== run 1 ==
==> flow/design.v (excerpt) <==
module cpu_top(
    input wire clk,
    input wire rst_n,
    input wire [31:0] rData,
    input wire [31:0] inst,
    output wire [31:0] pc,
    output wire [31:0] display,
    output wire [31:0] addr,
    output wire [31:0] wData,
    output wire wen,
    output wire [31:0] rdata_19
);
Settings: LEC_CHECK=0, CAP_MARGIN=20, CORE_MARGIN=2, CORE_UTILIZATION=58, CTS_CLUSTER_DIAMETER=377, SETUP_SLACK_MARGIN=1.28, SLEW_MARGIN=20; clock period 5.08 ns.
run.sh (not shown) runs the stock make flow with config.mk's settings and CLKGATE_MAP_FILE=.
Flow for run 1 halted at global routing, error code GRT-0116.
Setup changes, run 1 to run 2
- removing SETUP_SLACK_MARGIN (formerly 1.28)
- changing CORE_UTILIZATION from 58 to 30
- setting PLACE_DENSITY to 0.38 for the first time
- removing CTS_CLUSTER_DIAMETER (formerly 377)
- changing the clock period (ns, I/O delays scaled along) from 5.08 to 8.5
Notes after the runs:
Run 1 did not finish; a tool error ended it in global routing.
No stage failed in run 2, and the final checks on the layout all came back clean.
Number of buffers added for setup after CTS (lower): run 2
Run 1 → run 2: die width up about 40%, quantity of gates resized following cts lower.
### run 2 -> run 3
- CORE_UTILIZATION now 40, was 30
- GPL_ROUTABILITY_DRIVEN now 0, previously not set
- CAP_MARGIN now 40, was 20
- MAX_ROUTING_LAYER now met4, previously not set
- ABC_AREA now 0, previously not set
- HOLD_SLACK_MARGIN now -0.05, previously not set
- CTS_CLUSTER_DIAMETER now 27, previously not set
- PLACE_DENSITY no longer set, was 0.38
- CELL_PAD_IN_SITES_GLOBAL_PLACEMENT now 2, previously not set
[summary]
Iteration tally of the first detailed-router pass in run 3 is 3 above run 2. Reported for run 2 and run 3, instance count along the most critical hold path turned out identical to the last digit. Delta(leakage power total, run 3 - run 2) > 0. Comparing clock skew after layout for run 2 and run 3, the bigger number came from run 2. Run 2 ended up with U_Reg_IF_ID.inst_ID[19] as its launching instance or port of the critical path; run 3 ended up with U_Reg_ID_EX.Bsel_EX. Combinational group share of total power ends up higher on run 2. Changes observed in run 3 relative to run 2: combined flip-flop and latch cell area held; sequential cell area share fell 3.3 points; synthesized area shows no meaningful change.

* * *

cpu_top again, from the RTL that the note above started with.
export LEC_CHECK = 0
export ABC_AREA = 0
export CAP_MARGIN = 40
export CELL_PAD_IN_SITES_DETAIL_PLACEMENT = 2
export CORE_ASPECT_RATIO = 0.56
export CORE_MARGIN = 8
export CORE_UTILIZATION = 55
export CTS_CLUSTER_DIAMETER = 334
export CTS_CLUSTER_SIZE = 85
export GPL_ROUTABILITY_DRIVEN = 0
export GPL_TIMING_DRIVEN = 0
export HOLD_SLACK_MARGIN = 0.09
export MAX_ROUTING_LAYER = met5
export PLACE_DENSITY_LB_ADDON = 0.01
export SLEW_MARGIN = 20
create_clock -name core_clock -period 12.7 [get_ports {clk}]
The first run aborted during 3_5_place_dp on DPL-0033.
Then changed:
Settings changed: ABC_AREA 0 to unset, CAP_MARGIN 40 to 20, CELL_PAD_IN_SITES_DETAIL_PLACEMENT 2 to unset, CORE_ASPECT_RATIO 0.56 to unset, CORE_MARGIN 8 to 2, CORE_UTILIZATION 55 to 40, CTS_CLUSTER_DIAMETER 334 to unset, CTS_CLUSTER_SIZE 85 to unset, GPL_ROUTABILITY_DRIVEN 0 to unset, GPL_TIMING_DRIVEN 0 to unset, HOLD_SLACK_MARGIN 0.09 to unset, MAX_ROUTING_LAYER met5 to unset, PLACE_DENSITY set to 0.38, PLACE_DENSITY_LB_ADDON 0.01 to unset.
Clock period 12.7 ns to 4.12 ns, I/O delays scaled along.
Result: The new run ran to the end with violations: setup timing. Synthesized area stays the same. Die area increases by about 30%. Synthesized cell count stays the same.
Then changed:
Settings changed: CORE_UTILIZATION 40 to 10.
Clock period 4.12 ns to 8.51 ns, I/O delays scaled along.
Outcome: With this change the flow passed the timing, design-rule and antenna checks. Fmax drops by 34%. Critical path depth came out lower by 4. Combinational power fell by 69%. Design area falls by 9.8%. Clock-buffer cell count rose by 35. Setup slack is better by 1.9 ns. Cell count increases by 50%. Utilization is lower by 44 points. Routed wire length falls by 7.1%. First-iteration DRC count falls by 20%. Via count came out lower by 14%.
Then changed:
Settings changed: CORE_UTILIZATION 10 to 71.
Clock period 8.51 ns to 7.41 ns, I/O delays scaled along.
This time the run stopped in 5_1_grt on GRT-0116.
Synthesized area does not change.
Die size went down by 86%.
Synthesized cell count is unchanged.

* * *

Setup of build 61:
cpu_top again, from the RTL that the note above started with.
clock: 8.72 ns
lec_check: 0
cap_margin: 20
cell_pad_in_sites_detail_placement: 0
core_margin: 4
core_utilization: 49
gpl_timing_driven: 0
place_density: 0.77
setup_slack_margin: 1.93
slew_margin: 20
tns_end_percent: 15
The log for build 61 ends in global routing (5_1_grt) with error GRT-0116, so the run never completed.
#### Input delta (build 55 over build 61)
# build 61
export LEC_CHECK = 0
export CAP_MARGIN = 20
export CELL_PAD_IN_SITES_DETAIL_PLACEMENT = 0
export CORE_MARGIN = 4
export CORE_UTILIZATION = 49
export GPL_TIMING_DRIVEN = 0
export PLACE_DENSITY = 0.77
export SETUP_SLACK_MARGIN = 1.93
export SLEW_MARGIN = 20
export TNS_END_PERCENT = 15
create_clock -name core_clock -period 8.72 [get_ports {clk}]
# build 55
export LEC_CHECK = 0
export CAP_MARGIN = 20
export CORE_MARGIN = 2
export CORE_UTILIZATION = 66
export SLEW_MARGIN = 20
create_clock -name core_clock -period 5.89 [get_ports {clk}]
Each of build 61 and build 55 falls short of a clean finish. Build 61 got as far as global routing (5_1_grt), where a tool error ended the run. Looking only at number of instances in the placed design, and setting everything else aside, the lower value of build 61 and build 55 goes to build 55. Die size (build 55 / build 61): 0.73. NOTE total core area build 61->build 55 decreased by more than a quarter.
Modified inputs, build 53 compared to build 55
# build 55
export LEC_CHECK = 0
export CAP_MARGIN = 20
export CORE_MARGIN = 2
export CORE_UTILIZATION = 66
export SLEW_MARGIN = 20
create_clock -name core_clock -period 5.89 [get_ports {clk}]
# build 53
export LEC_CHECK = 0
export ABC_AREA = 1
export CAP_MARGIN = 20
export CORE_MARGIN = 2
export CORE_UTILIZATION = 51
export PLACE_DENSITY = 0.38
export SLEW_MARGIN = 20
export TNS_END_PERCENT = 10
create_clock -name core_clock -period 4.61 [get_ports {clk}]
Notes after the runs:
Build 55: it failed during global routing (5_1_grt), and the tool reported GRT-0116. To summarise build 53: no stage aborted, but the layout did not pass its checks, failing on negative setup slack. [compare] base=build 55 new=build 53: floorplan row count higher, xor/xnor share of the synthesized area now smaller, chip area line of the yosys report picked up an extra 2200 sq um. Mean instance size in the synthesized netlist on build 53 is down relative to build 55. Taking build 53 as 1.0, build 55 lands at 0.70 on yosys stat cell total. Looking at largest family of logic cells by area, the simple AND/OR/NAND/NOR gates result is from build 53; the AND-OR/OR-AND gates one comes from build 55. In build 53, routability congestion estimate from global placement is lower than in build 55.
What build 85 does differently from build 53 at the input level:
# build 53
export LEC_CHECK = 0
export ABC_AREA = 1
export CAP_MARGIN = 20
export CORE_MARGIN = 2
export CORE_UTILIZATION = 51
export PLACE_DENSITY = 0.38
export SLEW_MARGIN = 20
export TNS_END_PERCENT = 10
create_clock -name core_clock -period 4.61 [get_ports {clk}]
# build 85
export LEC_CHECK = 0
export ABC_AREA = 1
export CAP_MARGIN = 20
export CORE_MARGIN = 2
export CORE_UTILIZATION = 40
export CTS_CLUSTER_DIAMETER = 27
export MAX_ROUTING_LAYER = met4
export SLEW_MARGIN = 20
create_clock -name core_clock -period 8.5 [get_ports {clk}]
## What came out
Summary across build 53 and build 85: the single failing run is build 53.
Between build 53 and build 85, the clock-buffer cell count is lower for build 53.
Re final number of hold-violating endpoints: no difference whatsoever between build 53 and build 85.
Hold slack ends up higher on build 53.
Length of routed met3 wiring is lower on build 53
Compared with build 53, in build 85 relative slew slack now larger; clock transition at the registers of the reported paths held steady; final critical path time including I/O delays and setup increased by 1.70 ns relative to the old numbers; weighted congestion at the end of routability-driven global placement went down by about 8%; count of plain and timing-repair buffers in the layout decreased 744.
Changes in build 12 relative to build 85:
# build 85
export LEC_CHECK = 0
export ABC_AREA = 1
export CAP_MARGIN = 20
export CORE_MARGIN = 2
export CORE_UTILIZATION = 40
export CTS_CLUSTER_DIAMETER = 27
export MAX_ROUTING_LAYER = met4
export SLEW_MARGIN = 20
create_clock -name core_clock -period 8.5 [get_ports {clk}]
# build 12
export LEC_CHECK = 0
export ABC_AREA = 1
export CAP_MARGIN = 20
export CELL_PAD_IN_SITES_DETAIL_PLACEMENT = 1
export CORE_MARGIN = 2
export CORE_UTILIZATION = 52
export CTS_CLUSTER_DIAMETER = 353
export CTS_CLUSTER_SIZE = 43
export GPL_ROUTABILITY_DRIVEN = 0
export MAX_ROUTING_LAYER = met4
export MIN_ROUTING_LAYER = met2
export PLACE_DENSITY_LB_ADDON = 0.26
export SETUP_SLACK_MARGIN = 0.55
export SLEW_MARGIN = 25
create_clock -name core_clock -period 8.5 [get_ports {clk}]
--- outcome ---
- Build 12: it failed with a tool error in global routing (5_1_grt), so there are no final results.
- In the reports for build 12 and build 85, the larger maximum buffer depth of the clock tree belongs to build 85.
- Cell count after placement, build 12 vs build 85: down by a few percent
- Build 12 vs build 85 — die area dropped about 23%.
> inputs changed (build 12 -> build 90)
# build 12
export LEC_CHECK = 0
export ABC_AREA = 1
export CAP_MARGIN = 20
export CELL_PAD_IN_SITES_DETAIL_PLACEMENT = 1
export CORE_MARGIN = 2
export CORE_UTILIZATION = 52
export CTS_CLUSTER_DIAMETER = 353
export CTS_CLUSTER_SIZE = 43
export GPL_ROUTABILITY_DRIVEN = 0
export MAX_ROUTING_LAYER = met4
export MIN_ROUTING_LAYER = met2
export PLACE_DENSITY_LB_ADDON = 0.26
export SETUP_SLACK_MARGIN = 0.55
export SLEW_MARGIN = 25
create_clock -name core_clock -period 8.5 [get_ports {clk}]
# build 90
export LEC_CHECK = 0
export ABC_AREA = 1
export CAP_MARGIN = 20
export CORE_MARGIN = 2
export CORE_UTILIZATION = 52
export SETUP_SLACK_MARGIN = -0.55
export SLEW_MARGIN = 20
create_clock -name core_clock -period 5.8 [get_ports {clk}]
==> comparison <==
Build 12: it failed with a tool error in global routing (5_1_grt), so there are no final results. Build 90 finished all stages; layout check result: FAIL, due to negative setup slack. Diff build 12..build 90 | Yosys chip area | unchanged. Synthesized-area fraction occupied by and/or/nand/nor cells: build 12 vs build 90 identical. Xor and xnor area share after synthesis: build 90 vs build 12 identical. Cell count after synthesis of build 12 is on par with build 90. Reported for build 90 and build 12, die outline width turned out identical to the last digit. Build 90 gives more number of buffers added by the clock tree synthesis step than build 12 did. Comparing build 90 against build 12, there is no change at all in fraction of synthesis flops using an asynchronous set or reset pin. From build 12 to build 90, synthesized area did not move at all. Re maximum clock insertion buffer count: no difference whatsoever between build 12 and build 90. Per the comparison of build 90 with build 12, area of the core held, cell count after placement went up about 1.8%.

* * *

Starting RTL as in the previous note.
==> flow/config.mk <==
export PLATFORM = sky130hd
export DESIGN_NAME = cpu_top
export DESIGN_NICKNAME = cpu_top
export VERILOG_FILES = /design/flow/design.v
export SDC_FILE = /design/flow/constraint.sdc
export NUM_CORES = 4
export LEC_CHECK = 0
export ABC_AREA = 1
export CAP_MARGIN = 20
export CELL_PAD_IN_SITES_DETAIL_PLACEMENT = 2
export CORE_ASPECT_RATIO = 0.77
export CORE_MARGIN = 2
export CORE_UTILIZATION = 52
export CTS_CLUSTER_DIAMETER = 353
export CTS_CLUSTER_SIZE = 43
export GPL_ROUTABILITY_DRIVEN = 1
export MAX_ROUTING_LAYER = met4
export MIN_ROUTING_LAYER = met1
export PLACE_DENSITY_LB_ADDON = 0.26
export SETUP_SLACK_MARGIN = 0.55
export SLEW_MARGIN = 25
export TNS_END_PERCENT = 75
==> flow/constraint.sdc <==
create_clock -name core_clock -period 5.41 [get_ports {clk}]
set_input_delay 1.0820 -clock core_clock [delete_from_list [all_inputs] [get_ports {clk}]]
set_output_delay 1.0820 -clock core_clock [all_outputs]
set_load 0.01 [all_outputs]
The starting point aborted during detailed placement (3_5_place_dp).
Next try:
CELL_PAD_IN_SITES_DETAIL_PLACEMENT = default   (was 2)
CORE_ASPECT_RATIO = default   (was 0.77)
CTS_CLUSTER_DIAMETER = default   (was 353)
CTS_CLUSTER_SIZE = 96   (was 43)
GPL_ROUTABILITY_DRIVEN = default   (was 1)
MAX_ROUTING_LAYER = default   (was met4)
MIN_ROUTING_LAYER = default   (was met1)
PLACE_DENSITY = 0.38   (was default)
PLACE_DENSITY_LB_ADDON = default   (was 0.26)
SETUP_SLACK_MARGIN = default   (was 0.55)
SLEW_MARGIN = 20   (was 25)
TNS_END_PERCENT = default   (was 75)
clock period = 4.54 ns   (was 5.41 ns; I/O delays follow)
After rerunning:
- The changed run completed and failed the layout checks on negative setup slack
- synthesized cell count stays the same
- die area hardly moves
- synthesized area stays the same
Next try:
ABC_AREA = default   (was 1)
CORE_UTILIZATION = 30   (was 52)
CTS_CLUSTER_SIZE = default   (was 96)
clock period = 7.41 ns   (was 4.54 ns; I/O delays follow)
Now the flow completed with no timing, DRC or antenna violations. Clock power goes down by 32%. Setup slack gains 1000 ps. Final cell count goes down by 18%. Total power falls by 37%. Cell area is lower by 6.6%. Sequential share of layout area grows by 2.5 points. Via count came out lower by about 20%.
Next try:
CORE_UTILIZATION = 58   (was 30)
SETUP_SLACK_MARGIN = 1.04   (was default)
clock period = 5.81 ns   (was 7.41 ns; I/O delays follow)
Now the flow did not get past global routing (5_1_grt) with GRT-0232; synthesized cell count stays the same; die area drops by 48%; synthesized area stays the same.
Next try:
CORE_UTILIZATION = 40   (was 58)
SETUP_SLACK_MARGIN = default   (was 1.04)
clock period = 5.83 ns   (was 5.81 ns; I/O delays follow)
=> The changed run finished with negative setup slack left; synthesized cell count is unchanged; die size goes up by 44%; synthesized area does not change.

* * *

Setup of exp/pepper:
Starting RTL as in the previous note.
clock: 12.7 ns
lec_check: 0
abc_area: 0
cap_margin: 35
cell_pad_in_sites_detail_placement: 2
core_aspect_ratio: 0.71
core_margin: 2
core_utilization: 16
cts_cluster_diameter: 147
cts_cluster_size: 85
gpl_routability_driven: 0
hold_slack_margin: 0.09
max_routing_layer: met4
setup_slack_margin: -0.44
slew_margin: 20
Status: exp/pepper FAILED at global routing (5_1_grt) (tool error)
The inputs of exp/nickel differ from those of exp/pepper as listed below.
# exp/pepper
export LEC_CHECK = 0
export ABC_AREA = 0
export CAP_MARGIN = 35
export CELL_PAD_IN_SITES_DETAIL_PLACEMENT = 2
export CORE_ASPECT_RATIO = 0.71
export CORE_MARGIN = 2
export CORE_UTILIZATION = 16
export CTS_CLUSTER_DIAMETER = 147
export CTS_CLUSTER_SIZE = 85
export GPL_ROUTABILITY_DRIVEN = 0
export HOLD_SLACK_MARGIN = 0.09
export MAX_ROUTING_LAYER = met4
export SETUP_SLACK_MARGIN = -0.44
export SLEW_MARGIN = 20
create_clock -name core_clock -period 12.7 [get_ports {clk}]
# exp/nickel
export LEC_CHECK = 0
export CAP_MARGIN = 20
export CORE_MARGIN = 2
export CORE_UTILIZATION = 61
export MAX_ROUTING_LAYER = met4
export SETUP_SLACK_MARGIN = 1.58
export SLEW_MARGIN = 20
create_clock -name core_clock -period 6.28 [get_ports {clk}]
[summary]
exp/nickel did not make it past global routing (5_1_grt), where a tool error ended it.
Comparing exp/pepper and exp/nickel, maximum level of the CTS H-tree is higher on exp/nickel.
Compared with exp/pepper, exp/nickel shows a die area that is 370000 um2 lower.
For the cell resize tally after clock tree synthesis, exp/nickel came in 253 higher than exp/pepper did.
The cell row count in exp/nickel sits about 40% below the value recorded for exp/pepper.
Lower cell total after placement among exp/pepper and exp/nickel: exp/nickel
Re floorplan core area: exp/pepper was higher than exp/nickel.
Starting density of the core up 45 points in exp/nickel wrt exp/pepper
Worst setup timing slack at the placement stage down 5.08 ns in exp/nickel wrt exp/pepper
Compared exp/nickel against exp/pepper; synthesized cell count within noise.
Here is what was changed in the inputs of exp/lagoon compared with exp/nickel.
# exp/nickel
export LEC_CHECK = 0
export CAP_MARGIN = 20
export CORE_MARGIN = 2
export CORE_UTILIZATION = 61
export MAX_ROUTING_LAYER = met4
export SETUP_SLACK_MARGIN = 1.58
export SLEW_MARGIN = 20
create_clock -name core_clock -period 6.28 [get_ports {clk}]
# exp/lagoon
export LEC_CHECK = 0
export CAP_MARGIN = 20
export CORE_MARGIN = 2
export CORE_UTILIZATION = 58
export CTS_CLUSTER_SIZE = 46
export SETUP_SLACK_MARGIN = -0.29
export SLEW_MARGIN = 20
create_clock -name core_clock -period 4.34 [get_ports {clk}]
==> results <==
- FAIL exp/lagoon @ global routing (5_1_grt): tool exited with error
- Summary — total die area, exp/lagoon relative to exp/nickel: higher, by 6900 um2.
- exp/lagoon: starting density of the core 2.8 points below exp/nickel
- Summary of exp/lagoon over exp/nickel: site row count climbed 3, number of cells upsized or downsized after cts moved down.
- The lower number of clock buffers inserted by TritonCTS of exp/lagoon and exp/nickel is in exp/nickel.
Here is what was changed in the inputs of exp/garnet compared with exp/lagoon.
# exp/lagoon
export LEC_CHECK = 0
export CAP_MARGIN = 20
export CORE_MARGIN = 2
export CORE_UTILIZATION = 58
export CTS_CLUSTER_SIZE = 46
export SETUP_SLACK_MARGIN = -0.29
export SLEW_MARGIN = 20
create_clock -name core_clock -period 4.34 [get_ports {clk}]
# exp/garnet
export LEC_CHECK = 0
export ABC_AREA = 1
export CAP_MARGIN = 20
export CORE_MARGIN = 2
export CORE_UTILIZATION = 40
export PLACE_DENSITY = 0.38
export SETUP_SLACK_MARGIN = 1.12
export SLEW_MARGIN = 20
create_clock -name core_clock -period 4.14 [get_ports {clk}]
--- outcome ---
- Re worst slack after detailed placement: exp/lagoon was higher than exp/garnet.
- The final report for exp/garnet shows a completed flow and a layout that fails verification, specifically negative setup slack.
- Number of clock buffers inserted by TritonCTS came out higher on exp/garnet than on exp/lagoon.
- exp/garnet vs exp/lagoon — placeable core area climbed by more than a quarter
- exp/garnet ended with more post-synthesis cell count than exp/lagoon.
- Area of the mapped netlist went up by a few percent going from exp/lagoon to exp/garnet.
- NOTE placed instance area exp/lagoon->exp/garnet increased by a few percent
No activity file was given, so power comes from the tool's default toggle rates.
